--- flow/run.sh ---
#!/bin/bash
# the make line also repeats each setting of config.mk as NAME=value (left out here)
make -C /OpenROAD-flow-scripts/flow DESIGN_CONFIG=/design/flow/config.mk WORK_HOME=/design/flow/orfs CLKGATE_MAP_FILE= finish
--- flow/config.mk ---
export PLATFORM = sky130hd
export DESIGN_NAME = accel_display
export DESIGN_NICKNAME = accel_display
export VERILOG_FILES = /design/flow/design.v
export SDC_FILE = /design/flow/constraint.sdc
export NUM_CORES = 4
export LEC_CHECK = 0
export ABC_AREA = 1
export CAP_MARGIN = 20
export CORE_MARGIN = 2
export CORE_UTILIZATION = 70
export CTS_CLUSTER_SIZE = 40
export SETUP_SLACK_MARGIN = 0.47
export SLEW_MARGIN = 20
--- flow/constraint.sdc ---
create_clock -name core_clock -period 10.2 [get_ports {clk}]
set_input_delay 2.0400 -clock core_clock [delete_from_list [all_inputs] [get_ports {clk}]]
set_output_delay 2.0400 -clock core_clock [all_outputs]
set_load 0.01 [all_outputs]
--- flow/design.v ---
module seg7 (in,out);
	input wire [3:0] in;
	output reg [7:0] out;
	wire [1:0] wire_part;
	reg [5:0] reg_part;
	assign wire_part[1] = 1; 
	assign wire_part[0] = (in[3]&in[2]&(~in[1])&(~in[0])) | ((~in[3])&in[2]&in[1]&in[0]) | ((~in[3])&(~in[2])&(~in[1]));
	always @ (in[3:0]) begin
		case ({in[3],in[2],in[1],in[0]})
			4'b0000: begin
				reg_part = 6'b000000;
				out = {wire_part,reg_part};
			end
			4'b0001: begin
				reg_part = 6'b111001;
				out = {wire_part,reg_part};
			end
			4'b0010: begin
				reg_part = 6'b100100;
				out = {wire_part,reg_part};
			end
			4'b0011: begin
				reg_part = 6'b110000;
				out = {wire_part,reg_part};
			end
			4'b0100: begin
				reg_part = 6'b011001;
				out = {wire_part,reg_part};
			end
			4'b0101: begin
				reg_part = 6'b010010;
				out = {wire_part,reg_part};
			end
			4'b0110: begin
				reg_part = 6'b000010;
				out = {wire_part,reg_part};
			end
			4'b0111: begin
				reg_part = 6'b111000;
				out = {wire_part,reg_part};
			end
			4'b1000: begin
				reg_part = 6'b000000;
				out = {wire_part,reg_part};
			end
			4'b1001: begin
				reg_part = 6'b011000;
				out = {wire_part,reg_part};
			end
			4'b1010: begin
				reg_part = 6'b001000;
				out = {wire_part,reg_part};
			end
			4'b1011: begin
				reg_part = 6'b000011;
				out = {wire_part,reg_part};
			end
			4'b1100: begin
				reg_part = 6'b000110;
				out = {wire_part,reg_part};
			end
			4'b1101: begin
				reg_part = 6'b100001;
				out = {wire_part,reg_part};
			end
			4'b1110: begin
				reg_part = 6'b000110;
				out = {wire_part,reg_part};
			end
			4'b1111: begin
				reg_part = 6'b001110;
				out = {wire_part,reg_part};
			end
		endcase
	end
endmodule
module BCDconvert (bin, nothing, sign, hunBCD, tenBCD, oneBCD);
	input [9:0] bin;
	input [0:0] nothing;
	output reg [7:0] hunBCD, tenBCD, oneBCD;
	output reg [7:0] sign;
	wire [21:0] word;
	reg [21:0] bin2shift;
	reg [9:0] posbin;
	reg [3:0] hun, ten, one;
	wire [7:0] hunD, tenD, oneD;
	assign word = {4'b0000, 4'b0000, 4'b0000, posbin};
	seg7 a0 (.in(one), .out(oneD));
	seg7 a1 (.in(ten), .out(tenD));
	seg7 a2 (.in(hun), .out(hunD));
	always @(*) begin
		posbin = 10'd0;
		bin2shift = 22'd0;
		one = 4'd0;
		ten = 4'd0;
		hun = 4'd0;
		if (! nothing) begin
			if (bin[9] == 1'b1) begin
				sign = 8'b10111111;
				posbin = -bin;
			end else begin
				posbin = bin;
				sign = 8'd255;
			end
			bin2shift = word;
			if (bin2shift[21:18] >= 4'd5) 
				bin2shift[21:18] = bin2shift[21:18] + 4'd3;
			if (bin2shift[17:14] >= 4'd5)
				bin2shift[17:14] = bin2shift[17:14] + 4'd3;
			if (bin2shift[13:10] >= 4'd5)
				bin2shift[13:10] = bin2shift[13:10] + 4'd3;
			bin2shift = bin2shift << 1;
			if (bin2shift[21:18] >= 4'd5) 
				bin2shift[21:18] = bin2shift[21:18] + 4'd3;
			if (bin2shift[17:14] >= 4'd5)
				bin2shift[17:14] = bin2shift[17:14] + 4'd3;
			if (bin2shift[13:10] >= 4'd5)
				bin2shift[13:10] = bin2shift[13:10] + 4'd3;
			bin2shift = bin2shift << 1;
			if (bin2shift[21:18] >= 4'd5) 
				bin2shift[21:18] = bin2shift[21:18] + 4'd3;
			if (bin2shift[17:14] >= 4'd5)
				bin2shift[17:14] = bin2shift[17:14] + 4'd3;
			if (bin2shift[13:10] >= 4'd5)
				bin2shift[13:10] = bin2shift[13:10] + 4'd3;
			bin2shift = bin2shift << 1;
			if (bin2shift[21:18] >= 4'd5) 
				bin2shift[21:18] = bin2shift[21:18] + 4'd3;
			if (bin2shift[17:14] >= 4'd5)
				bin2shift[17:14] = bin2shift[17:14] + 4'd3;
			if (bin2shift[13:10] >= 4'd5)
				bin2shift[13:10] = bin2shift[13:10] + 4'd3;
			bin2shift = bin2shift << 1;
			if (bin2shift[21:18] >= 4'd5) 
				bin2shift[21:18] = bin2shift[21:18] + 4'd3;
			if (bin2shift[17:14] >= 4'd5)
				bin2shift[17:14] = bin2shift[17:14] + 4'd3;
			if (bin2shift[13:10] >= 4'd5)
				bin2shift[13:10] = bin2shift[13:10] + 4'd3;
			bin2shift = bin2shift << 1;
			if (bin2shift[21:18] >= 4'd5) 
				bin2shift[21:18] = bin2shift[21:18] + 4'd3;
			if (bin2shift[17:14] >= 4'd5)
				bin2shift[17:14] = bin2shift[17:14] + 4'd3;
			if (bin2shift[13:10] >= 4'd5)
				bin2shift[13:10] = bin2shift[13:10] + 4'd3;
			bin2shift = bin2shift << 1;
			if (bin2shift[21:18] >= 4'd5) 
				bin2shift[21:18] = bin2shift[21:18] + 4'd3;
			if (bin2shift[17:14] >= 4'd5)
				bin2shift[17:14] = bin2shift[17:14] + 4'd3;
			if (bin2shift[13:10] >= 4'd5)
				bin2shift[13:10] = bin2shift[13:10] + 4'd3;
			bin2shift = bin2shift << 1;
			if (bin2shift[21:18] >= 4'd5) 
				bin2shift[21:18] = bin2shift[21:18] + 4'd3;
			if (bin2shift[17:14] >= 4'd5)
				bin2shift[17:14] = bin2shift[17:14] + 4'd3;
			if (bin2shift[13:10] >= 4'd5)
				bin2shift[13:10] = bin2shift[13:10] + 4'd3;
			bin2shift = bin2shift << 1;
			if (bin2shift[21:18] >= 4'd5) 
				bin2shift[21:18] = bin2shift[21:18] + 4'd3;
			if (bin2shift[17:14] >= 4'd5)
				bin2shift[17:14] = bin2shift[17:14] + 4'd3;
			if (bin2shift[13:10] >= 4'd5)
				bin2shift[13:10] = bin2shift[13:10] + 4'd3;
			bin2shift = bin2shift << 1;
			if (bin2shift[21:18] >= 4'd5) 
				bin2shift[21:18] = bin2shift[21:18] + 4'd3;
			if (bin2shift[17:14] >= 4'd5)
				bin2shift[17:14] = bin2shift[17:14] + 4'd3;
			if (bin2shift[13:10] >= 4'd5)
				bin2shift[13:10] = bin2shift[13:10] + 4'd3;
			bin2shift = bin2shift << 1;
			one = bin2shift[13:10];
			ten = bin2shift[17:14];
			hun = bin2shift[21:18];
			hunBCD = hunD;
			tenBCD = tenD;
			oneBCD = oneD;
		end
		else begin
			 sign = 8'b10111111;
			 hunBCD = 8'b10111111;
			 tenBCD = 8'b10111111;
			 oneBCD = 8'b10111111;
	   end
	end
endmodule
module ram( clock, address, data_out);
	input clock;
	input [7:0] address;  
	output reg [11:0] data_out;
	reg [11:0] mem[255:0];
	initial begin
		mem[0]    = 12'b0010_0100_0111;
		mem[1]    = 12'b0010_0100_0111;
		mem[2]    = 12'b0010_0100_0111;
		mem[3]    = 12'b0010_0100_0111;
		mem[4]    = 12'b0010_0100_0111;
		mem[5]    = 12'b0010_0100_0111;
		mem[6]    = 12'b0010_0100_0111;
		mem[7]    = 12'b0010_0100_0111;
		mem[8]    = 12'b0010_0100_0111;
		mem[9]    = 12'b0010_0100_0111;
		mem[10]    = 12'b0010_0100_0111;
		mem[11]    = 12'b0010_0100_0111;
		mem[12]    = 12'b0010_0100_0111;
		mem[13]    = 12'b0010_0100_0111;
		mem[14]    = 12'b0010_0100_0111;
		mem[15]    = 12'b0010_0100_0111;
		mem[16]    = 12'b0010_0100_0111;
		mem[17]    = 12'b0010_0100_0111;
		mem[18]    = 12'b0010_0100_0111;
		mem[19]    = 12'b0010_0100_0111;
		mem[20]    = 12'b0010_0100_0111;
		mem[21]    = 12'b0010_0100_0111;
		mem[22]    = 12'b0010_0100_0111;
		mem[23]    = 12'b0010_0100_0111;
		mem[24]    = 12'b0010_0100_0111;
		mem[25]    = 12'b0010_0100_0111;
		mem[26]    = 12'b0010_0100_0111;
		mem[27]    = 12'b0010_0100_0111;
		mem[28]    = 12'b0010_0100_0111;
		mem[29]    = 12'b0010_0100_0111;
		mem[30]    = 12'b0010_0100_0111;
		mem[31]    = 12'b0010_0100_0111;
		mem[32]    = 12'b0010_0100_0111;
		mem[33]    = 12'b0010_0100_0111;
		mem[34]    = 12'b0010_0100_0111;
		mem[35]    = 12'b0010_0100_0111;
		mem[36]    = 12'b0010_0100_0111;
		mem[37]    = 12'b0010_0100_0111;
		mem[38]    = 12'b0010_0100_0111;
		mem[39]    = 12'b0010_0100_0111;
		mem[40]    = 12'b0010_0100_0111;
		mem[41]    = 12'b0010_0100_0111;
		mem[42]    = 12'b0010_0100_0111;
		mem[43]    = 12'b0010_0100_0111;
		mem[44]    = 12'b0010_0100_0111;
		mem[45]    = 12'b0010_0100_0111;
		mem[46]    = 12'b0010_0100_0111;
		mem[47]    = 12'b0010_0100_0111;
		mem[48]    = 12'b0010_0100_0111;
		mem[49]    = 12'b0010_0100_0111;
		mem[50]    = 12'b0010_0100_0111;
		mem[51]    = 12'b0010_0100_0111;
		mem[52]    = 12'b0010_0100_0111;
		mem[53]    = 12'b0010_0100_0111;
		mem[54]    = 12'b0010_0100_0111;
		mem[55]    = 12'b0010_0100_0111;
		mem[56]    = 12'b0010_0100_0111;
		mem[57]    = 12'b0010_0100_0111;
		mem[58]    = 12'b0010_0100_0111;
		mem[59]    = 12'b0010_0100_0111;
		mem[60]    = 12'b0010_0100_0111;
		mem[61]    = 12'b0010_0100_0111;
		mem[62]    = 12'b0010_0100_0111;
		mem[63]    = 12'b0010_0100_0111;
		mem[64]    = 12'b1000_1000_1000;
		mem[65]    = 12'b1000_1000_1000;
		mem[66]    = 12'b1000_1000_1000;
		mem[67]    = 12'b1000_1000_1000;
		mem[68]    = 12'b1000_1000_1000;
		mem[69]    = 12'b1000_1000_1000;
		mem[70]    = 12'b0010_0100_0111;
		mem[71]    = 12'b0010_0100_0111;
		mem[72]    = 12'b0010_0100_0111;
		mem[73]    = 12'b0010_0100_0111;
		mem[74]    = 12'b1000_1000_1000;
		mem[75]    = 12'b1000_1000_1000;
		mem[76]    = 12'b1000_1000_1000;
		mem[77]    = 12'b1000_1000_1000;
		mem[78]    = 12'b1000_1000_1000;
		mem[79]    = 12'b1000_1000_1000;
		mem[80]    = 12'b1000_1000_1000;
		mem[81]    = 12'b1000_1000_1000;
		mem[82]    = 12'b1000_1000_1000;
		mem[83]    = 12'b1000_1000_1000;
		mem[84]    = 12'b1000_1000_1000;
		mem[85]    = 12'b1000_1000_1000;
		mem[86]    = 12'b0010_0100_0111;
		mem[87]    = 12'b0010_0100_0111;
		mem[88]    = 12'b0010_0100_0111;
		mem[89]    = 12'b0010_0100_0111;
		mem[90]    = 12'b1000_1000_1000;
		mem[91]    = 12'b1000_1000_1000;
		mem[92]    = 12'b1000_1000_1000;
		mem[93]    = 12'b1000_1000_1000;
		mem[94]    = 12'b1000_1000_1000;
		mem[95]    = 12'b1000_1000_1000;
		mem[96]    = 12'b1000_1000_1000;
		mem[97]    = 12'b1000_1000_1000;
		mem[98]    = 12'b1000_1000_1000;
		mem[99]    = 12'b1000_1000_1000;
		mem[100]    = 12'b1000_1000_1000;
		mem[101]    = 12'b1000_1000_1000;
		mem[102]    = 12'b0010_0100_0111;
		mem[103]    = 12'b0010_0100_0111;
		mem[104]    = 12'b0010_0100_0111;
		mem[105]    = 12'b0010_0100_0111;
		mem[106]    = 12'b1000_1000_1000;
		mem[107]    = 12'b1000_1000_1000;
		mem[108]    = 12'b1000_1000_1000;
		mem[109]    = 12'b1000_1000_1000;
		mem[110]    = 12'b1000_1000_1000;
		mem[111]    = 12'b1000_1000_1000;
		mem[112]    = 12'b1000_1000_1000;
		mem[113]    = 12'b1000_1000_1000;
		mem[114]    = 12'b1000_1000_1000;
		mem[115]    = 12'b1000_1000_1000;
		mem[116]    = 12'b1000_1000_1000;
		mem[117]    = 12'b1000_1000_1000;
		mem[118]    = 12'b0010_0100_0111;
		mem[119]    = 12'b0010_0100_0111;
		mem[120]    = 12'b0010_0100_0111;
		mem[121]    = 12'b0010_0100_0111;
		mem[122]    = 12'b1000_1000_1000;
		mem[123]    = 12'b1000_1000_1000;
		mem[124]    = 12'b1000_1000_1000;
		mem[125]    = 12'b1000_1000_1000;
		mem[126]    = 12'b1000_1000_1000;
		mem[127]    = 12'b1000_1000_1000;
		mem[128]    = 12'b1000_1000_1000;
		mem[129]    = 12'b1000_1000_1000;
		mem[130]    = 12'b1000_1000_1000;
		mem[131]    = 12'b1000_1000_1000;
		mem[132]    = 12'b1000_1000_1000;
		mem[133]    = 12'b1000_1000_1000;
		mem[134]    = 12'b0010_0100_0111;
		mem[135]    = 12'b0010_0100_0111;
		mem[136]    = 12'b0010_0100_0111;
		mem[137]    = 12'b0010_0100_0111;
		mem[138]    = 12'b1000_1000_1000;
		mem[139]    = 12'b1000_1000_1000;
		mem[140]    = 12'b1000_1000_1000;
		mem[141]    = 12'b1000_1000_1000;
		mem[142]    = 12'b1000_1000_1000;
		mem[143]    = 12'b1000_1000_1000;
		mem[144]    = 12'b1000_1000_1000;
		mem[145]    = 12'b1000_1000_1000;
		mem[146]    = 12'b1000_1000_1000;
		mem[147]    = 12'b1000_1000_1000;
		mem[148]    = 12'b1000_1000_1000;
		mem[149]    = 12'b1000_1000_1000;
		mem[150]    = 12'b0010_0100_0111;
		mem[151]    = 12'b0010_0100_0111;
		mem[152]    = 12'b0010_0100_0111;
		mem[153]    = 12'b0010_0100_0111;
		mem[154]    = 12'b1000_1000_1000;
		mem[155]    = 12'b1000_1000_1000;
		mem[156]    = 12'b1000_1000_1000;
		mem[157]    = 12'b1000_1000_1000;
		mem[158]    = 12'b1000_1000_1000;
		mem[159]    = 12'b1000_1000_1000;
		mem[160]    = 12'b1000_1000_1000;
		mem[161]    = 12'b1000_1000_1000;
		mem[162]    = 12'b1000_1000_1000;
		mem[163]    = 12'b1000_1000_1000;
		mem[164]    = 12'b1000_1000_1000;
		mem[165]    = 12'b1000_1000_1000;
		mem[166]    = 12'b0010_0100_0111;
		mem[167]    = 12'b0010_0100_0111;
		mem[168]    = 12'b0010_0100_0111;
		mem[169]    = 12'b0010_0100_0111;
		mem[170]    = 12'b1000_1000_1000;
		mem[171]    = 12'b1000_1000_1000;
		mem[172]    = 12'b1000_1000_1000;
		mem[173]    = 12'b1000_1000_1000;
		mem[174]    = 12'b1000_1000_1000;
		mem[175]    = 12'b1000_1000_1000;
		mem[176]    = 12'b1000_1000_1000;
		mem[177]    = 12'b1000_1000_1000;
		mem[178]    = 12'b1000_1000_1000;
		mem[179]    = 12'b1000_1000_1000;
		mem[180]    = 12'b1000_1000_1000;
		mem[181]    = 12'b1000_1000_1000;
		mem[182]    = 12'b0010_0100_0111;
		mem[183]    = 12'b0010_0100_0111;
		mem[184]    = 12'b0010_0100_0111;
		mem[185]    = 12'b0010_0100_0111;
		mem[186]    = 12'b1000_1000_1000;
		mem[187]    = 12'b1000_1000_1000;
		mem[188]    = 12'b1000_1000_1000;
		mem[189]    = 12'b1000_1000_1000;
		mem[190]    = 12'b1000_1000_1000;
		mem[191]    = 12'b1000_1000_1000;
		mem[192]    = 12'b0010_0100_0111;
		mem[193]    = 12'b0010_0100_0111;
		mem[194]    = 12'b0010_0100_0111;
		mem[195]    = 12'b0010_0100_0111;
		mem[196]    = 12'b0010_0100_0111;
		mem[197]    = 12'b0010_0100_0111;
		mem[198]    = 12'b0010_0100_0111;
		mem[199]    = 12'b0010_0100_0111;
		mem[200]    = 12'b0010_0100_0111;
		mem[201]    = 12'b0010_0100_0111;
		mem[202]    = 12'b1000_1000_1000;
		mem[203]    = 12'b1000_1000_1000;
		mem[204]    = 12'b1000_1000_1000;
		mem[205]    = 12'b1000_1000_1000;
		mem[206]    = 12'b1000_1000_1000;
		mem[207]    = 12'b1000_1000_1000;
		mem[208]    = 12'b0010_0100_0111;
		mem[209]    = 12'b0010_0100_0111;
		mem[210]    = 12'b0010_0100_0111;
		mem[211]    = 12'b0010_0100_0111;
		mem[212]    = 12'b0010_0100_0111;
		mem[213]    = 12'b0010_0100_0111;
		mem[214]    = 12'b0010_0100_0111;
		mem[215]    = 12'b0010_0100_0111;
		mem[216]    = 12'b0010_0100_0111;
		mem[217]    = 12'b0010_0100_0111;
		mem[218]    = 12'b1000_1000_1000;
		mem[219]    = 12'b1000_1000_1000;
		mem[220]    = 12'b1000_1000_1000;
		mem[221]    = 12'b1000_1000_1000;
		mem[222]    = 12'b1000_1000_1000;
		mem[223]    = 12'b1000_1000_1000;
		mem[224]    = 12'b0010_0100_0111;
		mem[225]    = 12'b0010_0100_0111;
		mem[226]    = 12'b0010_0100_0111;
		mem[227]    = 12'b0010_0100_0111;
		mem[228]    = 12'b0010_0100_0111;
		mem[229]    = 12'b0010_0100_0111;
		mem[230]    = 12'b0010_0100_0111;
		mem[231]    = 12'b0010_0100_0111;
		mem[232]    = 12'b0010_0100_0111;
		mem[233]    = 12'b0010_0100_0111;
		mem[234]    = 12'b1000_1000_1000;
		mem[235]    = 12'b1000_1000_1000;
		mem[236]    = 12'b1000_1000_1000;
		mem[237]    = 12'b1000_1000_1000;
		mem[238]    = 12'b1000_1000_1000;
		mem[239]    = 12'b1000_1000_1000;
		mem[240]    = 12'b0010_0100_0111;
		mem[241]    = 12'b0010_0100_0111;
		mem[242]    = 12'b0010_0100_0111;
		mem[243]    = 12'b0010_0100_0111;
		mem[244]    = 12'b0010_0100_0111;
		mem[245]    = 12'b0010_0100_0111;
		mem[246]    = 12'b0010_0100_0111;
		mem[247]    = 12'b0010_0100_0111;
		mem[248]    = 12'b0010_0100_0111;
		mem[249]    = 12'b0010_0100_0111;
		mem[250]    = 12'b1000_1000_1000;
		mem[251]    = 12'b1000_1000_1000;
		mem[252]    = 12'b1000_1000_1000;
		mem[253]    = 12'b1000_1000_1000;
		mem[254]    = 12'b1000_1000_1000;
		mem[255]    = 12'b1000_1000_1000;
	end
	always @(posedge clock) begin
		data_out <= mem[address];  
	end
endmodule 
module vga_controller (pixel_clk, reset_n, h_sync, v_sync, disp_ena, column, row);
	input pixel_clk;
	input reset_n;
	output reg h_sync;
	output reg v_sync;
	output reg disp_ena;
	output reg [9:0] column;
	output reg [9:0] row;
	reg  [9:0] h_count, v_count;
	wire [9:0] h_next, v_next;
	assign h_next = (h_count < 10'd799) ? h_count + 10'd1 : 10'd0;
	assign v_next = (h_count < 10'd799) ? v_count :
	                ((v_count < 10'd524) ? v_count + 10'd1 : 10'd0);
	always @(posedge pixel_clk) begin
		if (!reset_n) begin
			h_count  <= 10'd0;
			v_count  <= 10'd0;
			h_sync   <= 1'b1;
			v_sync   <= 1'b1;
			disp_ena <= 1'b0;
			column   <= 10'd0;
			row      <= 10'd0;
		end else begin
			h_count <= h_next;
			v_count <= v_next;
			h_sync  <= (h_next < 10'd656) || (h_next >= 10'd752);
			v_sync  <= (v_next < 10'd490) || (v_next >= 10'd492);
			if (h_next < 10'd640) column <= h_next;
			if (v_next < 10'd480) row    <= v_next;
			disp_ena <= (h_next < 10'd640) && (v_next < 10'd480);
		end
	end
endmodule
module smoothFilter (clock, reset_n, enable, select, data_x, data_update, smooth_out);
	input clock;
	input reset_n;
	input enable;
	input [1:0] select;
	input [15:0] data_x;
	input [0:0] data_update;
	output reg [32:0] smooth_out;
	reg [32:0] sum;
	reg [32:0] smooth_c, smooth_hold;
	reg [255:0] shiftreg, shiftreg_c;
	always @(posedge clock) begin
		if (!reset_n) begin
			shiftreg    <= 256'd0;
			smooth_hold <= 33'd0;
		end else begin
			shiftreg <= shiftreg_c;
			if (enable == 1'b0)
				smooth_hold <= smooth_c;
		end
	end
	always @(*) begin
	   if (data_update) begin
			shiftreg_c = (shiftreg << 16) + {240'd0, data_x}; 
		end
		else begin
			shiftreg_c = shiftreg;
		end
	end
	always @(*) begin
		sum = 33'd0;
		case (select) 
			2'b00: smooth_c = shiftreg[15:0]; 
			2'b01: begin 
				sum = shiftreg[15:0] + shiftreg[31:16];
				smooth_c = sum >> 1; end
			2'b10: begin
				sum = shiftreg[15:0] + shiftreg[31:16] + shiftreg[47:32] + shiftreg[63:48];
				smooth_c = sum >> 2; end
			default: begin
				sum = shiftreg[15:0] + shiftreg[31:16] + shiftreg[47:32] + shiftreg[63:48]
						+ shiftreg[79:64] + shiftreg[95:80] + shiftreg[111:96] + shiftreg[127:112]
						+ shiftreg[143:128] + shiftreg[159:144] + shiftreg[175:160] + shiftreg[191:176]
						+ shiftreg[207:192] + shiftreg[223:208] + shiftreg[239:224] + shiftreg[255:240];
				smooth_c = sum >> 4; end
		endcase
		if (enable == 1'b0)
			smooth_out = smooth_c;
		else
			smooth_out = smooth_hold;
	end
endmodule
module accel_display(
	input 		          		clk,         
	input 		          		reset_n,
	input 		     [1:0]		SW,
	input 		          		data_update,
	input 		     [15:0]		data_x,
	input 		     [15:0]		data_y,
	output		     [7:0]		HEX0,
	output		     [7:0]		HEX1,
	output		     [7:0]		HEX2,
	output		     [7:0]		HEX3,
	output		reg  [3:0]		VGA_B,
	output		reg  [3:0]		VGA_G,
	output		reg          	VGA_HS,
	output		reg  [3:0]		VGA_R,
	output		reg          	VGA_VS
);
	wire [32:0] smooth_outx, smooth_outy;
	reg  [9:0] pixel_x1, pixel_x2; 
	wire [9:0] x1, x2;
	reg  [9:0] pixel_y1, pixel_y2;
	wire [9:0] y1, y2;
	reg  [7:0] addr;
	wire [11:0] colors;
	reg  [0:0] en;
	reg  [0:0] en_q;
	reg  [9:0] count;
	wire [9:0]  col, row;
	reg  [3:0]   red, green, blue;
	wire  h_sync, v_sync;
	wire  disp_ena;
	smoothFilter x_axis (.clock(clk), .reset_n(reset_n), .enable(VGA_HS), .select(SW[1:0]), .data_x(data_x), 
	                     .data_update(data_update), .smooth_out(smooth_outx));
	smoothFilter y_axis (.clock(clk), .reset_n(reset_n), .enable(VGA_VS), .select(SW[1:0]), .data_x(data_y), 
	                     .data_update(data_update), .smooth_out(smooth_outy));
	BCDconvert BCD_x (.bin(count), .nothing(1'b0), .sign(HEX3), 
	                  .hunBCD(HEX2), .tenBCD(HEX1), .oneBCD(HEX0));
	always @(posedge clk) begin
		if (disp_ena == 1'b1) begin
			VGA_R <= red;
			VGA_B <= blue;
			VGA_G <= green;
		end else begin
			VGA_R <= 4'd0;
			VGA_B <= 4'd0;
			VGA_G <= 4'd0;
		end
		VGA_HS <= h_sync;
		VGA_VS <= v_sync;
	end
	vga_controller control (.pixel_clk(clk), .reset_n(reset_n), .h_sync (h_sync),
                           .v_sync(v_sync), .disp_ena(disp_ena), .column(col), .row(row));
	ram  memory (.clock(clk), .address(addr) , .data_out(colors));
	assign x1 = 10'd311 + smooth_outx[9:0];
	assign x2 = 10'd326 + smooth_outx[9:0];
	assign y1 = 10'd231 + smooth_outy[9:0];
	assign y2 = 10'd246 + smooth_outy[9:0];
	always @(*) begin 
		pixel_x1 = x1;
		pixel_x2 = x2;
	end
	always @(*) begin
		if (y1[9] == 1'b1) begin
			pixel_y1 = 10'd0;
			pixel_y2 = 10'd15;
		end
		else if (y2 >= 10'd479) begin
			pixel_y1 = 10'd464;
			pixel_y2 = 10'd479;
		end
		else begin
			pixel_y1 = y1;
			pixel_y2 = y2;
		end
	end
	always @(posedge clk) begin
		if (!reset_n) begin
			en_q  <= 1'b0;
			count <= 10'd0;
		end else begin
			en_q <= en;
			if (en && !en_q)
				count <= count + 10'd1;
		end
	end
	always @(*) begin
		addr = (row[9:0] - pixel_y1)*16 + (col[9:0] - pixel_x1);
		en   = (pixel_y1 == 10'd0 || pixel_y2 == 10'd479 || pixel_x1 == 10'd55 || pixel_x2 == 10'b1000110000);
	   if ( (col[9:0] >= pixel_x1) && (col[9:0] <= pixel_x2) && (row[9:0] >= pixel_y1 ) && (row[9:0] <= pixel_y2) ) begin
			red     = colors [11:8]; 
			green   = colors [7:4];
			blue    = colors [3:0];
		end
		else begin                                                                             
			if (en) begin
				red     = 4'hf;  
				green   = 4'h0;
				blue    = 4'h0;
			end else begin
				red     = 4'h0;  
				green   = 4'h0;
				blue    = 4'h0;
			end
		end
	end
endmodule
==> results of run 1 <==
==> timing repair <==
item,in CTS,in global routing
setup buffers,86,41
hold buffers,0,0
gates cloned,0,0
endpoints found under the setup margin,30,39
endpoints found under the hold margin,0,0
resized,223,223
pin swaps,119,134
==> per-layer routing <==
layer	vias up	global-route usage	wire, µm
met3	296	0.0439	5150
met2	1002	0.533	42100
li1	14700	-	-
met5	-	0	0
met1	14500	0.425	36600
met4	0	0.0890	3100
==> layout make-up <==
type / instances / area [µm²]
antenna: 1 / 2.50
clock buffer: 77 / 1610
clock inverter: 28 / 405
fill: 2892 / 7260
inverter: 674 / 2570
multi-input combinational: 3104 / 22500
sequential: 531 / 10600
tap: 664 / 831
timing repair buffer: 399 / 3200
==> stage by stage <==
step | setup WS (ns) | instance area [µm²]
final | -0.410 | 41800
after global routing | -0.812 | 41800
after CTS | -0.145 | 40600
after detailed placement | -0.372 | 37300
after global placement | -0.235 | 37300
after floorplan | 0.484 | 35100
==> run notes, run 1 <==
run results: result of the run complete, but fails checks, reasons for failing final setup timing, total die size 51700 µm², RSZ-0062 raised after global routing true, wire length of the first global-routing pass 134000 µm, global placement routability congestion 0.929, highest cell delay on the worst timing path 0.59 ns, Adder-Cell Fraction of Synth Area 0.233, initial antenna violation count 0, core footprint 49100 µm², utilization after layout 0.852, Critical Path Most Common Cell sky130_fd_sc_hd__buf_4, kind of cell adding the most delay to the critical path adder cells, number of warnings the tools reported 82, HPWL after DPL 53200 µm, Post-Route WL 86900 µm, dominant kind of combinational cell adder cells, net count reported at finish 5270, total of buffers placed on input and output ports 66, placement row count 81, syn_area_per_cell 7.77 µm², cycle use final 1.04, clock tree from TritonCTS built, fraction of synthesized cell area in xor and xnor cells 0.0296, Placed Cells 5245, number of failing setup endpoints in the final timing report 18, most used standard cells in the synthesized netlist 819 x sky130_fd_sc_hd__nor2_1, 647 x sky130_fd_sc_hd__inv_1, 531 x sky130_fd_sc_hd__dfxtp_1, 515 x sky130_fd_sc_hd__o21ai_0, 448 x sky130_fd_sc_hd__nand2_1, post-synthesis mux area share 0, Max stage delay cell, worst path sky130_fd_sc_hd__fa_1, CP Depth 62, I/O pin count 83, fp util 0.711, routed vias 30500, clk_skew 0.0286 ns, Clock transition at path regs 0.06 ns, Worst Path Max Fanout 6, ys cells 4489, Worst Path Buf+Inv 20, largest area contributor in the netlist sky130_fd_sc_hd__dfxtp_1, WHS Endpoint VGA_VS, detailed-route wire length per cell 15.9 µm, post-synth tally of flip-flops with integrated enable 0, reg-to-reg critical path startpoint y_axis.shiftreg[0], All-Layer GR Usage 0.315, residual overflow from global routing 0, CTS Root Buffer Type sky130_fd_sc_hd__clkbuf_16, register share after synthesis 0.305, via count of the first global-routing pass 28900, worst min path class reg2reg, Setup crit end VGA_R[3], count of synthesis-stage warnings from yosys 6, sum of negative setup slack -6.16 ns, number of pins exceeding their max-slew limit in the final report 0, achievable frequency 0.0942 GHz, WS Path Type reg2reg, WHS Path Cells 0, height of the die 227 µm, Req. time, crit path 10.69 ns, post-synth area from yosys stat 34900 µm², critical path startpoint y_axis.shiftreg[0], Max-Cap Viols 0, instance tally after logic synthesis 4489, most common cell in the netlist sky130_fd_sc_hd__nor2_1, largest net degree at the start of global routing 277, AND-OR/OR-AND Cells, Area Fraction 0.130, HP Start control.v_sync, Register-to-Register Setup Slack -0.41 ns, post-synthesis instance area 34900 µm², top-area cell type share of the netlist area 0.305, FF-to-FF path depth 62, DR vias/cell 5.56, register bit total from synthesis 531, number of H-tree levels 2, Post-Route Hold Slack 0.349 ns, remaining antenna violation count after routing 0, clock latency on the worst-skew pair 0.63 ns, fin cells 5478, worst flop-to-flop path endpoint VGA_R[3], area growth from synthesis to final layout 19.8%, data arrival time at the worst-slack endpoint 11.10 ns, critical path startpoint category flip-flop, minimum period implied by the final worst setup slack 10.61 ns, Post-route DRC 0, starting DRC count in detailed routing 2350, CTS buffer count 56, type of destination of the critical path flip-flop, Post-synth ARST share 0, hold violation count in the final report 0, final worst setup slack -0.410 ns, simple-gate portion of the synthesized area 0.206, main flop type sky130_fd_sc_hd__dfxtp_1, Worst slew margin 0.243, tally of unique sky130hd cells used after synthesis 69, Synth area leaders sky130_fd_sc_hd__dfxtp_1 30%, sky130_fd_sc_hd__fa_1 17%, sky130_fd_sc_hd__nor2_1 8.8%, sky130_fd_sc_hd__o21ai_0 7.4%, sky130_fd_sc_hd__inv_1 7.0%, Chip Width 227 µm, drt first pass iters 6, worst-case clock buffer depth 3, clock sinks 531, Slew @ Worst Pin 1.13 ns
==> inputs of run 2 (changes only) <==
Settings changed: ABC_AREA 1 to not set, CORE_UTILIZATION 70 to 40, CTS_CLUSTER_SIZE 40 to not set, PLACE_DENSITY set to 0.6, SETUP_SLACK_MARGIN 0.47 to -1.43.
Clock period 10.2 ns to 16.2 ns, I/O delays scaled along.
==> run 2 against run 1 <==
Compared with the run above:
- now clean on timing, DRC and antenna
- count of clock-buffer cells in the layout rose by 7
- wire length fell by 23%
- flip-flop count did not move
- critical path type is now reg2out
- critical endpoint is now HEX1[3]
- largest cell class unchanged
==> run notes, run 2 <==
run results: initial antenna violation count 0 (unchanged), via count of the first global-routing pass 22900 (-21%), CTS Root Buffer Type sky130_fd_sc_hd__clkbuf_16, Max stage delay cell, worst path sky130_fd_sc_hd__xnor2_1, post-synthesis instance area 34600 µm² (-0.90%), WHS Path Cells 0 (unchanged), CTS buffer count 60 (+7.1%), drt first pass iters 5 (-1), utilization after layout 0.447 (-0.405), Setup crit end HEX1[3], Critical Path Most Common Cell sky130_fd_sc_hd__ha_1, total die size 88800 µm² (+72%), number of setup buffers added after CTS 0 (-100%), dominant kind of combinational cell adder cells, minimum period implied by the final worst setup slack 15.28 ns, Worst slew margin 0.275 (+0.0318), diodes inserted 0 (-1), hold buffer count at CTS 0 (unchanged), Adder-Cell Fraction of Synth Area 0.235 (+0.00241), Slew @ Worst Pin 1.09 ns (-0.0476 ns), Synth area leaders sky130_fd_sc_hd__dfxtp_1 31%, sky130_fd_sc_hd__fa_1 18%, sky130_fd_sc_hd__mux2i_1 14%, sky130_fd_sc_hd__nor2_1 6.3%, sky130_fd_sc_hd__ha_1 5.9%, HPWL after DPL 48600 µm (-8.6%), tally of unique sky130hd cells used after synthesis 113 (+64%), WHS Endpoint VGA_VS, critical path startpoint category flip-flop, most common cell in the netlist sky130_fd_sc_hd__nor2_1, Post-synth ARST share 0 (unchanged), type of destination of the critical path primary output, core footprint 85400 µm² (+74%), result of the run complete, no violations, instance tally after logic synthesis 3595 (-20%), dpl cell area 36200 µm² (-3.0%), area growth from synthesis to final layout 10.5%, worst min path class reg2reg, clock sinks 531 (unchanged), largest area contributor in the netlist sky130_fd_sc_hd__dfxtp_1, achievable frequency 0.0654 GHz, Req. time, crit path 12.96 ns (+2.27 ns), number of gates given a new drive strength after cts 0 (-100%), register bit total from synthesis 531 (unchanged), wire length of the first global-routing pass 114000 µm (-15%), critical path startpoint count[0], remaining antenna violation count after routing 0 (unchanged), HP Start control.v_sync, highest cell delay on the worst timing path 0.79 ns (+0.20 ns), hold violation count in the final report 0 (unchanged), fraction of synthesized cell area in xor and xnor cells 0.0463 (+0.0168), syn_area_per_cell 9.62 µm² (+24%), number of warnings the tools reported 57 (-30%), Post-Route WL 66600 µm (-23%), fp util 0.405 (-0.307), Max-Cap Viols 0 (unchanged), count of synthesis-stage warnings from yosys 6 (unchanged), Chip Width 298 µm (+31%), clock tree from TritonCTS built, data arrival time at the worst-slack endpoint 12.04 ns (+0.94 ns), global placement routability congestion 0.826 (-11%), residual overflow from global routing 0 (unchanged), height of the die 298 µm (+31%), placement row count 107 (+32%), top-area cell type share of the netlist area 0.307 (+0.00278), Clock transition at path regs 0.06 ns (about the same), FF-to-FF path depth 46 (-26%), post-synth area from yosys stat 34600 µm² (-0.90%), reg-to-reg critical path startpoint y_axis.shiftreg[1], cycle use final 0.943 (-0.0967), I/O pin count 83 (unchanged), DR vias/cell 4.84 (-13%), simple-gate portion of the synthesized area 0.114 (-0.0918), area of all placed cells without fillers 38200 µm² (-8.5%), post-synthesis mux area share 0.144 (+0.144), Post-route DRC 0 (unchanged), number of pins exceeding their max-slew limit in the final report 0 (unchanged), main flop type sky130_fd_sc_hd__dfxtp_1, number of H-tree levels 2 (unchanged), worst-case clock buffer depth 3 (unchanged), CP Depth 47 (-24%), fill cell total of the finished layout 8389 (+190%), Worst Path Buf+Inv 5 (-75%), Register-to-Register Setup Slack 3.28 ns (+3.69 ns), clock latency on the worst-skew pair 0.64 ns (about the same), clk_skew 0.0352 ns (+0.00654 ns), register share after synthesis 0.307 (+0.00278), AND-OR/OR-AND Cells, Area Fraction 0.0824 (-0.0477), worst flop-to-flop path endpoint memory.data_out[9], net count reported at finish 4098 (-22%), starting DRC count in detailed routing 1061 (-55%), All-Layer GR Usage 0.151 (-0.164), routed vias 23200 (-24%), WS Path Type reg2out, ys cells 3595 (-20%), post-synth tally of flip-flops with integrated enable 0 (unchanged), total of buffers placed on input and output ports 66 (unchanged), Worst Path Max Fanout 15 (+9), largest net degree at the start of global routing 146 (-47%), detailed-route wire length per cell 13.9 µm (-12%), kind of cell adding the most delay to the critical path simple AND/OR/NAND/NOR gates, number of failing setup endpoints in the final timing report 0 (-18), most used standard cells in the synthesized netlist 576 x sky130_fd_sc_hd__nor2_1, 531 x sky130_fd_sc_hd__dfxtp_1, 473 x sky130_fd_sc_hd__mux2i_1, 457 x sky130_fd_sc_hd__inv_1, 304 x sky130_fd_sc_hd__fa_1, Post-Route Hold Slack 0.323 ns (-0.0259 ns)
## run 2: per-layer routing
layer | vias up | share of wire | track usage
met2 | 235 | 0.47 | 0.253
li1 | 11800 | - | -
met4 | 0 | 0.016 | 0.0328
met3 | 65 | 0.031 | 0.0196
met1 | 11100 | 0.48 | 0.208
met5 | - | 0 | 0
## run 2: final cells by class
class | instances | area (µm²) | share of cell area
clock buffer | 84 | 1740 | 0.0456
sequential | 531 | 10600 | 0.278
multi-input combinational | 2455 | 21600 | 0.565
inverter | 462 | 1740 | 0.0456
timing repair buffer | 84 | 813 | 0.0213
tap | 1144 | 1430 | 0.0374
clock inverter | 22 | 279 | 0.00730
## run 2: stage by stage
| step | instances | setup TNS, ns | worst slack (ns) |
|---|---|---|---|
| 2_1_floorplan | 3606 | 0 | 3.87 |
| 3_3_place_gp | 4676 | 0 | 1.77 |
| 3_5_place_dp | 4676 | 0 | 1.57 |
| 4_1_cts | 4782 | 0 | 0.877 |
| 5_1_grt | 4782 | -0.101 | -0.101 |
| 6_report | 4782 | 0 | 0.916 |
==> inputs of run 3 (changes only) <==
Settings changed: CORE_UTILIZATION 40 to 65, CTS_CLUSTER_SIZE set to 41, PLACE_DENSITY 0.6 to not set, SETUP_SLACK_MARGIN -1.43 to -1.25.
Clock period 16.2 ns to 13.1 ns, I/O delays scaled along.
==> run 3 against run 2 <==
Compared with the run above:
- now fails the layout checks on setup timing
- flip-flop count is the same
- synthesized cell count is the same
- utilization is 27 points higher
- global-route usage up 10 points
- final cell count decreased by 9.4%
- first-iteration DRC count grew 2.5%
- highest routed layer is now met5
==> run notes, run 3 <==
run results: result of the run complete, but fails checks, reasons for failing final setup timing, post-synthesis mux area share 0.144 (unchanged), critical path startpoint category flip-flop, post-synth area from yosys stat 34600 µm² (unchanged), dominant kind of combinational cell adder cells, register share after synthesis 0.307 (unchanged), clock latency on the worst-skew pair 0.63 ns (about the same), number of H-tree levels 2 (unchanged), kind of cell adding the most delay to the critical path simple AND/OR/NAND/NOR gates, Worst Path Max Fanout 13 (-2), fp util 0.658 (+0.253), simple-gate portion of the synthesized area 0.114 (unchanged), area growth from synthesis to final layout 8.80%, wire length of the first global-routing pass 117000 µm (+3.1%), total die size 55100 µm² (-38%), post-synth tally of flip-flops with integrated enable 0 (unchanged), clk_skew 0.0390 ns (+0.00379 ns), register bit total from synthesis 531 (unchanged), Placed Cells 4226 (-9.6%), Adder-Cell Fraction of Synth Area 0.235 (unchanged), Chip Width 235 µm (-21%), post-synthesis instance area 34600 µm² (unchanged), worst flop-to-flop path endpoint memory.data_out[9], number of pins exceeding their max-slew limit in the final report 0 (unchanged), Slew @ Worst Pin 1.05 ns (-0.0397 ns), count of synthesis-stage warnings from yosys 6 (unchanged), area taken by multi-input logic gates 21600 µm² (+0.19%), final worst setup slack -0.434 ns (-1.35 ns), Worst slew margin 0.284 (+0.00840), Setup crit end HEX1[3], Post-route DRC 0 (unchanged), data arrival time at the worst-slack endpoint 10.91 ns (-1.13 ns), HPWL after DPL 50400 µm (+3.6%), most common cell in the netlist sky130_fd_sc_hd__nor2_1, worst min path class reg2reg, diodes inserted 0 (unchanged), placement row count 84 (-21%), AND-OR/OR-AND Cells, Area Fraction 0.0824 (unchanged), total of buffers placed on input and output ports 66 (unchanged), All-Layer GR Usage 0.252 (+0.101), most used standard cells in the synthesized netlist 576 x sky130_fd_sc_hd__nor2_1, 531 x sky130_fd_sc_hd__dfxtp_1, 473 x sky130_fd_sc_hd__mux2i_1, 457 x sky130_fd_sc_hd__inv_1, 304 x sky130_fd_sc_hd__fa_1, DR vias/cell 5.53 (+14%), minimum period implied by the final worst setup slack 13.53 ns, WHS Endpoint VGA_VS, Post-Route WL 68100 µm (+2.3%), register area 10600 µm² (about the same), tally of unique sky130hd cells used after synthesis 113 (unchanged), remaining antenna violation count after routing 0 (unchanged), CTS Root Buffer Type sky130_fd_sc_hd__clkbuf_16, net count reported at finish 4102 (+0.098%), fin cells 4332 (-9.4%), fraction of synthesized cell area in xor and xnor cells 0.0463 (unchanged), number of setup buffers added after CTS 0 (unchanged), Post-synth ARST share 0 (unchanged), achievable frequency 0.0739 GHz, Req. time, crit path 10.48 ns (-2.48 ns), CP Depth 49 (+4.3%), HP Start control.v_sync, Critical Path Most Common Cell sky130_fd_sc_hd__ha_1, Max stage delay cell, worst path sky130_fd_sc_hd__clkdlybuf4s50_1, number of gates given a new drive strength after cts 0 (unchanged), Synth area leaders sky130_fd_sc_hd__dfxtp_1 31%, sky130_fd_sc_hd__fa_1 18%, sky130_fd_sc_hd__mux2i_1 14%, sky130_fd_sc_hd__nor2_1 6.3%, sky130_fd_sc_hd__ha_1 5.9%, critical path startpoint count[0], hold violation count in the final report 0 (unchanged), detailed-route wire length per cell 15.7 µm (+13%), starting DRC count in detailed routing 1088 (+2.5%), instance tally after logic synthesis 3595 (unchanged), cycle use final 1.03 (+0.0897), clock tree from TritonCTS built, largest net degree at the start of global routing 156 (+6.8%), FF-to-FF path depth 48 (+4.3%), syn_area_per_cell 9.62 µm² (unchanged), routed vias 24000 (+3.5%), I/O pin count 83 (unchanged), initial antenna violation count 1 (+1), Register-to-Register Setup Slack 0.72 ns (-2.56 ns), WHS Path Cells 0 (unchanged), reg-to-reg critical path startpoint y_axis.shiftreg[1], CTS buffer count 57 (-5.0%), sum of negative setup slack -5.37 ns (-5.37 ns), number of failing setup endpoints in the final timing report 21 (+21), clock sinks 531 (unchanged), Max-Cap Viols 0 (unchanged), global placement routability congestion 0.878 (+6.3%), Worst Path Buf+Inv 7 (+2), Clock transition at path regs 0.06 ns (about the same), highest cell delay on the worst timing path 0.56 ns (-0.23 ns), worst-case clock buffer depth 3 (unchanged), height of the die 235 µm (-21%), largest area contributor in the netlist sky130_fd_sc_hd__dfxtp_1, ys cells 3595 (unchanged), top-area cell type share of the netlist area 0.307 (unchanged), drt first pass iters 7 (+2), type of destination of the critical path primary output, residual overflow from global routing 0 (unchanged), number of warnings the tools reported 59 (+3.5%), fill cell total of the finished layout 3946 (-53%), main flop type sky130_fd_sc_hd__dfxtp_1, WS Path Type reg2out, via count of the first global-routing pass 24700 (+8.0%), core footprint 52600 µm² (-38%), hold buffer count at CTS 0 (unchanged)
==> run 3: cell type report <==
type	instances	share of cell area
Clock buffer	86	0.0448
Tap cell	688	0.0229
Clock inverter	19	0.00552
Inverter	462	0.0464
Sequential cell	531	0.283
Multi-Input combinational cell	2455	0.575
Timing Repair Buffer	91	0.0230
==> run 3: metrics by stage <==
stage / utilization / setup WS (ns) / area (µm²) / hold slack (ns)
2_1_floorplan: - / 1.39 / 34600 / 0.310
3_3_place_gp: 0.679 / 0.263 / 35700 / 0.312
3_5_place_dp: 0.679 / -0.229 / 35700 / 0.312
4_1_cts: 0.715 / -0.935 / 37600 / 0.326
5_1_grt: 0.716 / -1.19 / 37600 / 0.335
6_report: 0.716 / -0.434 / 37600 / 0.326
==> run 3: metal layers <==
layer	vias up	wire, µm	GRT usage
li1	11800	-	-
met1	11700	29900	0.319
met2	349	34500	0.455
met3	92	2330	0.0318
met4	2	1410	0.0667
met5	-	13	0
==> inputs of run 4 (changes only) <==
Settings changed: CAP_MARGIN 20 to 5, CORE_UTILIZATION 65 to 70, SETUP_SLACK_MARGIN -1.25 to not set.
Clock period 13.1 ns to 13.3 ns, I/O delays scaled along.
==> run 4 against run 3 <==
Compared with the run above:
- the run now finishes clean
- non-clock buffer count is 14 higher
- global-route usage is 2.4 points higher
- sequential share of layout area is 0.19 points lower
- die size is 7.0% lower
- register-to-register slack better by 0.21 ns
- final cell count is 0.35% lower
- critical endpoint is now HEX2[3]
==> run notes, run 4 <==
run results: result of the run complete, no violations, Worst slew margin 0.247 (-0.0365), diodes inserted 0 (unchanged), clock sinks 531 (unchanged), height of the die 226 µm (-3.6%), Clock transition at path regs 0.06 ns (about the same), Max-Cap Viols 0 (unchanged), detailed-route wire length per cell 16.1 µm (+2.2%), residual overflow from global routing 0 (unchanged), starting DRC count in detailed routing 1170 (+7.5%), clk_skew 0.0253 ns (-0.0136 ns), most used standard cells in the synthesized netlist 576 x sky130_fd_sc_hd__nor2_1, 531 x sky130_fd_sc_hd__dfxtp_1, 473 x sky130_fd_sc_hd__mux2i_1, 457 x sky130_fd_sc_hd__inv_1, 304 x sky130_fd_sc_hd__fa_1, AND-OR/OR-AND Cells, Area Fraction 0.0824 (unchanged), fraction of synthesized cell area in xor and xnor cells 0.0463 (unchanged), data arrival time at the worst-slack endpoint 10.15 ns (-0.76 ns), total die size 51200 µm² (-7.0%), number of pins exceeding their max-slew limit in the final report 0 (unchanged), initial antenna violation count 0 (-1), global placement routability congestion 0.863 (-1.6%), WHS Path Cells 0 (unchanged), fp util 0.708 (+0.0499), remaining antenna violation count after routing 0 (unchanged), hold violation count in the final report 0 (unchanged), cycle use final 0.963 (-0.0700), post-synth tally of flip-flops with integrated enable 0 (unchanged), I/O pin count 83 (unchanged), HP Start control.v_sync, Post-route DRC 0 (unchanged), syn_area_per_cell 9.62 µm² (unchanged), most common cell in the netlist sky130_fd_sc_hd__nor2_1, Synth area leaders sky130_fd_sc_hd__dfxtp_1 31%, sky130_fd_sc_hd__fa_1 18%, sky130_fd_sc_hd__mux2i_1 14%, sky130_fd_sc_hd__nor2_1 6.3%, sky130_fd_sc_hd__ha_1 5.9%, drt first pass iters 5 (-2), Slew @ Worst Pin 1.13 ns (+0.0819 ns), utilization after layout 0.776 (+0.0598), dominant kind of combinational cell adder cells, CTS buffer count 55 (-3.5%), net count reported at finish 4114 (+0.29%), dpl cell area 35600 µm² (about the same), placement row count 81 (-3.6%), via count of the first global-routing pass 24700 (-0.23%), Setup crit end HEX2[3], area growth from synthesis to final layout 9.58%, CP Depth 47 (-4.1%), Critical Path Most Common Cell sky130_fd_sc_hd__ha_1, All-Layer GR Usage 0.276 (+0.0240), reg-to-reg critical path startpoint y_axis.shiftreg[1], achievable frequency 0.0781 GHz, Chip Width 226 µm (-3.6%), critical path startpoint count[4], final worst setup slack 0.490 ns (+0.924 ns), worst min path class reg2reg, clock tree from TritonCTS built, total of buffers placed on input and output ports 66 (unchanged), wire length of the first global-routing pass 117000 µm (-0.35%), number of H-tree levels 2 (unchanged), post-synthesis mux area share 0.144 (unchanged), WS Path Type reg2out, clock latency on the worst-skew pair 0.61 ns (-0.02 ns), Post-synth ARST share 0 (unchanged), pre-CTS setup slack -0.186 ns (+0.0422 ns), largest area contributor in the netlist sky130_fd_sc_hd__dfxtp_1, Worst Path Max Fanout 10 (-3), minimum period implied by the final worst setup slack 12.81 ns, Adder-Cell Fraction of Synth Area 0.235 (unchanged), ys cells 3595 (unchanged), instance tally after logic synthesis 3595 (unchanged), kind of cell adding the most delay to the critical path simple AND/OR/NAND/NOR gates, Req. time, crit path 10.64 ns (+0.16 ns), CTS Root Buffer Type sky130_fd_sc_hd__clkbuf_16, area of all placed cells without fillers 37900 µm² (+0.73%), Post-Route WL 69400 µm (+1.8%), post-synthesis instance area 34600 µm² (unchanged), highest cell delay on the worst timing path 0.55 ns (about the same), number of failing setup endpoints in the final timing report 0 (-100%), routed vias 24100 (+0.60%), HPWL after DPL 50100 µm (-0.57%), number of warnings the tools reported 59 (unchanged), Register-to-Register Setup Slack 0.93 ns (+0.21 ns), worst-case clock buffer depth 3 (unchanged), fill cell total of the finished layout 3404 (-14%), worst flop-to-flop path endpoint memory.data_out[9], main flop type sky130_fd_sc_hd__dfxtp_1, largest net degree at the start of global routing 190 (+22%), top-area cell type share of the netlist area 0.307 (unchanged), type of destination of the critical path primary output, Max stage delay cell, worst path sky130_fd_sc_hd__clkdlybuf4s50_1, post-synth area from yosys stat 34600 µm² (unchanged), register share after synthesis 0.307 (unchanged), FF-to-FF path depth 48 (unchanged), Worst Path Buf+Inv 8 (+1), tally of unique sky130hd cells used after synthesis 113 (unchanged), simple-gate portion of the synthesized area 0.114 (unchanged), critical path startpoint category flip-flop, register bit total from synthesis 531 (unchanged), count of synthesis-stage warnings from yosys 6 (unchanged), core footprint 48800 µm² (-7.0%), DR vias/cell 5.59 (+0.95%), WHS Endpoint VGA_VS, hold buffer count at CTS 0 (unchanged)
run 4: layout make-up:
type                            instances  area (µm²)  area share
Tap cell                              664         831      0.0219
Clock buffer                           82        1640      0.0432
Timing Repair Buffer                  105         990      0.0261
Clock inverter                         18         320     0.00845
Multi-Input combinational cell       2455       21700       0.574
Inverter                              462        1740      0.0460
Sequential cell                       531       10600       0.281
run 4: timing repair:
item / CTS / global route
endpoints found under the setup margin: 21 / 21
pin swaps: 4 / 7
gates resized: 12 / 22
setup buffers: 4 / 14
run 4: layer usage:
layer	share of wire	global-route usage	vias to the layer above	wire, µm
li1	-	-	11800	-
met4	0.027	0.0796	0	1840
met5	0	0	-	0
met3	0.031	0.0310	122	2130
met2	0.51	0.506	351	35500
met1	0.43	0.343	11800	29900
run 4: per-stage QoR:
step	cells	TNS (ns)	hold WS (ns)
after detailed placement	4199	-0.679	0.313
final	4317	0	0.325
after global placement	4198	0	0.313
after global routing	4317	-0.438	0.336
after floorplan	3606	0	0.310
after CTS	4303	0	0.327
==> inputs of run 5 (changes only) <==
Settings changed: CAP_MARGIN 5 to 20, CORE_UTILIZATION 70 to 64, CTS_CLUSTER_SIZE 41 to not set.
Clock period 13.3 ns to 13.9 ns, I/O delays scaled along.
==> run 5 against run 4 <==
Compared with the run above:
- still clean on timing, DRC and antenna
- non-clock buffer count fell by 13
- synthesized cell count stayed put
- via count shrank 0.98%
- highest routed layer unchanged
==> run notes, run 5 <==
run results: residual overflow from global routing 0 (unchanged), initial antenna violation count 0 (unchanged), post-synth area from yosys stat 34600 µm² (unchanged), top-area cell type share of the netlist area 0.307 (unchanged), count of synthesis-stage warnings from yosys 6 (unchanged), achievable frequency 0.0754 GHz, tally of unique sky130hd cells used after synthesis 113 (unchanged), Slew @ Worst Pin 1.10 ns (-0.0278 ns), post-synth tally of flip-flops with integrated enable 0 (unchanged), WHS Endpoint VGA_VS, cycle use final 0.955 (-0.00850), Post-Route WL 67900 µm (-2.1%), fin cells 4340 (+0.53%), post-synthesis mux area share 0.144 (unchanged), reg-to-reg critical path startpoint y_axis.shiftreg[0], clk_skew 0.0353 ns (+0.00998 ns), Clock transition at path regs 0.06 ns (about the same), All-Layer GR Usage 0.248 (-0.0278), syn_area_per_cell 9.62 µm² (unchanged), routed vias 23900 (-0.98%), result of the run complete, no violations, number of pins exceeding their max-slew limit in the final report 0 (unchanged), I/O pin count 83 (unchanged), kind of cell adding the most delay to the critical path simple AND/OR/NAND/NOR gates, worst flop-to-flop path endpoint memory.data_out[9], WHS Path Cells 0 (unchanged), Req. time, crit path 11.12 ns (+0.48 ns), dominant kind of combinational cell adder cells, post-synthesis instance area 34600 µm² (unchanged), area growth from synthesis to final layout 9.56% (about the same), starting DRC count in detailed routing 1164 (-0.51%), fraction of synthesized cell area in xor and xnor cells 0.0463 (unchanged), largest net degree at the start of global routing 174 (-8.4%), Worst Path Max Fanout 9 (-1), number of warnings the tools reported 62 (+5.1%), minimum period implied by the final worst setup slack 13.27 ns, drt first pass iters 5 (unchanged), hold violation count in the final report 0 (unchanged), register bit total from synthesis 531 (unchanged), fp util 0.645 (-0.0628), Post-route DRC 0 (unchanged), via count of the first global-routing pass 24300 (-1.3%), fill cell total of the finished layout 4071 (+20%), detailed-route wire length per cell 15.6 µm (-2.6%), critical path startpoint count[3], Chip Width 236 µm (+4.5%), global placement routability congestion 0.865 (+0.16%), Adder-Cell Fraction of Synth Area 0.235 (unchanged), DR vias/cell 5.50 (-1.5%), core footprint 53600 µm² (+9.7%), type of destination of the critical path primary output, net count reported at finish 4104 (-0.24%), worst-case clock buffer depth 3 (unchanged), CTS Root Buffer Type sky130_fd_sc_hd__clkbuf_16, Max stage delay cell, worst path sky130_fd_sc_hd__clkdlybuf4s50_1, total die size 55900 µm² (+9.2%), worst min path class reg2reg, clock tree from TritonCTS built, Register-to-Register Setup Slack 1.57 ns (+0.64 ns), Setup crit end HEX1[5], FF-to-FF path depth 46 (-4.2%), wire length of the first global-routing pass 116000 µm (-0.28%), WS Path Type reg2out, Post-synth ARST share 0 (unchanged), most used standard cells in the synthesized netlist 576 x sky130_fd_sc_hd__nor2_1, 531 x sky130_fd_sc_hd__dfxtp_1, 473 x sky130_fd_sc_hd__mux2i_1, 457 x sky130_fd_sc_hd__inv_1, 304 x sky130_fd_sc_hd__fa_1, ys cells 3595 (unchanged), height of the die 236 µm (+4.5%), main flop type sky130_fd_sc_hd__dfxtp_1, number of H-tree levels 2 (unchanged), Synth area leaders sky130_fd_sc_hd__dfxtp_1 31%, sky130_fd_sc_hd__fa_1 18%, sky130_fd_sc_hd__mux2i_1 14%, sky130_fd_sc_hd__nor2_1 6.3%, sky130_fd_sc_hd__ha_1 5.9%, total of buffers placed on input and output ports 66 (unchanged), CTS buffer count 58 (+5.5%), highest cell delay on the worst timing path 0.53 ns (-0.02 ns), simple-gate portion of the synthesized area 0.114 (unchanged), Placed Cells 4228 (+0.69%), AND-OR/OR-AND Cells, Area Fraction 0.0824 (unchanged), Critical Path Most Common Cell sky130_fd_sc_hd__ha_1, largest area contributor in the netlist sky130_fd_sc_hd__dfxtp_1, instance tally after logic synthesis 3595 (unchanged), CP Depth 46 (-2.1%), HPWL after DPL 49900 µm (-0.39%), Max-Cap Viols 0 (unchanged), placement row count 85 (+4.9%), register share after synthesis 0.307 (unchanged), remaining antenna violation count after routing 0 (unchanged), clock sinks 531 (unchanged), Worst slew margin 0.266 (+0.0186), data arrival time at the worst-slack endpoint 10.49 ns (+0.34 ns), number of failing setup endpoints in the final timing report 0 (unchanged), critical path startpoint category flip-flop, clock latency on the worst-skew pair 0.63 ns (+0.02 ns), Worst Path Buf+Inv 5 (-3), HP Start control.v_sync, most common cell in the netlist sky130_fd_sc_hd__nor2_1
run 5: metrics by stage:
| stage | TNS [ns] | instance area (µm²) | hold slack [ns] | worst slack, ns | utilization |
|---|---|---|---|---|---|
| 6_report | 0 | 37900 | 0.336 | 0.630 | 0.707 |
| 5_1_grt | -0.0615 | 37900 | 0.350 | -0.0488 | 0.707 |
| 4_1_cts | 0 | 37700 | 0.338 | 0.0835 | 0.704 |
| 3_5_place_dp | -0.461 | 35600 | 0.318 | -0.306 | 0.665 |
| 3_3_place_gp | 0 | 35600 | 0.312 | 0.357 | 0.665 |
| 2_1_floorplan | 0 | 34600 | 0.310 | 2.03 | - |
run 5: layout make-up:
type / count / area (µm²) / share of cell area
multi-input combinational: 2455 / 21700 / 0.574
inverter: 462 / 1750 / 0.0461
clock buffer: 78 / 1640 / 0.0432
tap: 696 / 871 / 0.0230
sequential: 531 / 10600 / 0.281
timing repair buffer: 92 / 881 / 0.0232
antenna: 1 / 2.50 / 0.0000661
clock inverter: 25 / 387 / 0.0102
run 5: what timing repair did:
item | 4_1_cts | 5_1_grt
hold buffers | 0 | 0
resized | 8 | 20
endpoints found under the hold margin | 0 | 0
pin swaps | 2 | 5
setup buffers | 2 | 6
endpoints found under the setup margin | 21 | 21
run 5: layer usage:
| metal | up-vias | track usage | wire, µm |
|---|---|---|---|
| li1 | 11800 | - | - |
| met1 | 11600 | 0.326 | 30200 |
| met2 | 340 | 0.435 | 33800 |
| met3 | 102 | 0.0276 | 2270 |
| met4 | 0 | 0.0706 | 1650 |
| met5 | - | 0 | 0 |
==> inputs of run 6 (changes only) <==
Settings changed: ABC_AREA set to 1, CORE_UTILIZATION 64 to 72, CTS_CLUSTER_SIZE set to 72, HOLD_SLACK_MARGIN set to 0.29, PLACE_DENSITY_LB_ADDON set to 0.06, SETUP_SLACK_MARGIN set to -0.7.
Clock period 13.9 ns to 9.02 ns, I/O delays scaled along.
==> run 6 against run 5 <==
Compared with the run above:
- now fails the layout checks on setup timing
- global-route usage up 10 points
- clock skew down 0.011 ns
- wire length up 49%
- final cell count up 30%
- non-clock buffer count up 502
- register-to-register slack worse by 3.5 ns
- setup slack worse by 2.6 ns
- count of clock-buffer cells in the layout down 2
- first-iteration DRC count rose to 3.3 times the previous value
- critical path type is now reg2reg
- critical endpoint is now memory.data_out[9]
- highest routed layer unchanged
==> run notes, run 6 <==
run results: Worst Path Buf+Inv 12 (+7), met3 Usage GRT 0.0451 (+0.0175), met1 layer usage reported by global route 0.439 (+0.113), clk_skew 0.0241 ns (-0.0112 ns), reg-to-reg critical path startpoint y_axis.shiftreg[20], hold buffer count at CTS 0 (unchanged), critical path startpoint y_axis.shiftreg[20], minimum period implied by the final worst setup slack 11.00 ns, post-synth tally of flip-flops with integrated enable 0 (unchanged), Max-Cap Viols 0 (unchanged), Post-synth ARST share 0 (unchanged), largest net degree at the start of global routing 176 (+1.1%), Adder-Cell Fraction of Synth Area 0.233 (-0.00241), core footprint 47700 µm² (-11%), WS Path Type reg2reg, number of warnings the tools reported 74 (+19%), Max stage delay cell, worst path sky130_fd_sc_hd__fa_1, All-Layer GR Usage 0.350 (+0.102), top-area cell type share of the netlist area 0.305 (-0.00278), Clock transition at path regs 0.07 ns (about the same), HPWL after DPL 57500 µm (+15%), main flop type sky130_fd_sc_hd__dfxtp_1, total of buffers placed on input and output ports 66 (unchanged), remaining antenna violation count after routing 0 (unchanged), syn_area_per_cell 7.77 µm² (-19%), fp util 0.731 (+0.0857), fraction of synthesized cell area in xor and xnor cells 0.0296 (-0.0168), worst min path class reg2reg, Req. time, crit path 9.54 ns (-1.58 ns), dominant kind of combinational cell adder cells, number of H-tree levels 2 (unchanged), CTS buffer count 56 (-3.4%), result of the run complete, but fails checks, FF-to-FF path depth 55 (+20%), register bit total from synthesis 531 (unchanged), hold violation count in the final report 0 (unchanged), drt first pass iters 8 (+3), DR vias/cell 5.94 (+8.0%), clock tree from TritonCTS built, detailed-route wire length per cell 18.0 µm (+15%), Chip Width 224 µm (-5.2%), ys cells 4489 (+25%), WHS Path Cells 0 (unchanged), register share after synthesis 0.305 (-0.00278), most used standard cells in the synthesized netlist 819 x sky130_fd_sc_hd__nor2_1, 647 x sky130_fd_sc_hd__inv_1, 531 x sky130_fd_sc_hd__dfxtp_1, 515 x sky130_fd_sc_hd__o21ai_0, 448 x sky130_fd_sc_hd__nand2_1, post-synthesis mux area share 0 (-0.144), number of pins exceeding their max-slew limit in the final report 0 (unchanged), achievable frequency 0.0909 GHz, clock sinks 531 (unchanged), final worst setup slack -1.98 ns (-2.61 ns), AND-OR/OR-AND Cells, Area Fraction 0.130 (+0.0477), GR peak layer met2, sum of negative setup slack -32.93 ns (-32.93 ns), HP Start control.v_sync, data arrival time at the worst-slack endpoint 11.52 ns (+1.03 ns), utilization after layout 0.897 (+0.190), routed vias 33400 (+40%), CP Depth 55 (+20%), Worst slew margin 0.286 (+0.0202), critical path startpoint category flip-flop, count of synthesis-stage warnings from yosys 6 (unchanged), post-synthesis instance area 34900 µm² (+0.91%), Post-Route Hold Slack 0.327 ns (-0.00886 ns), WHS Endpoint VGA_VS, instance tally after logic synthesis 4489 (+25%), net count reported at finish 5465 (+33%), worst-case clock buffer depth 3 (unchanged), worst flop-to-flop path endpoint memory.data_out[9], number of failing setup endpoints in the final timing report 39 (+39), most common cell in the netlist sky130_fd_sc_hd__nor2_1, reasons for failing final setup timing, Worst Path Max Fanout 4 (-5), highest cell delay on the worst timing path 0.57 ns (+0.04 ns), residual overflow from global routing 0 (unchanged), placement row count 80 (-5.9%), global placement routability congestion 0.917 (+6.1%), largest area contributor in the netlist sky130_fd_sc_hd__dfxtp_1, simple-gate portion of the synthesized area 0.206 (+0.0918), Post-route DRC 0 (unchanged), Slew @ Worst Pin 1.07 ns (-0.0304 ns), post-synth area from yosys stat 34900 µm² (+0.91%), CTS Root Buffer Type sky130_fd_sc_hd__clkbuf_16, Setup crit end memory.data_out[9], kind of cell adding the most delay to the critical path adder cells, via count of the first global-routing pass 31500 (+29%), wire length of the first global-routing pass 146000 µm (+25%), cycle use final 1.22 (+0.265), tally of unique sky130hd cells used after synthesis 69 (-39%), clock latency on the worst-skew pair 0.64 ns (about the same)
run 6: through the flow:
step | std cells | setup WS [ns]
CTS | 5582 | -1.38
finish | 5621 | -1.98
global route | 5620 | -2.34
detailed placement | 5441 | -1.57
global placement | 5441 | -1.27
floorplan | 4500 | -0.696
run 6: cell type report:
type                    count  area, µm²
clock inverters            26        363
diodes                      1       2.50
well taps                 615        769
fillers                  2188       4910
inverters                 674       2550
flip-flops and latches    531      10600
clock buffers              76       1540
repair buffers            594       4650
multi-input cells        3104      22300
run 6: per-layer routing:
metal  up-vias  share of wire
li1      15000              -
met1     15800           0.38
met2      1898           0.48
met3       646          0.076
met4         0          0.063
met5         -              0
run 6: timing repair:
action                                  CTS  global route
hold endpoints to repair                  0             0
gates cloned                              0             0
gates resized                           164           187
pin swaps                               107           147
setup buffers                            43            43
endpoints found under the setup margin   28            39
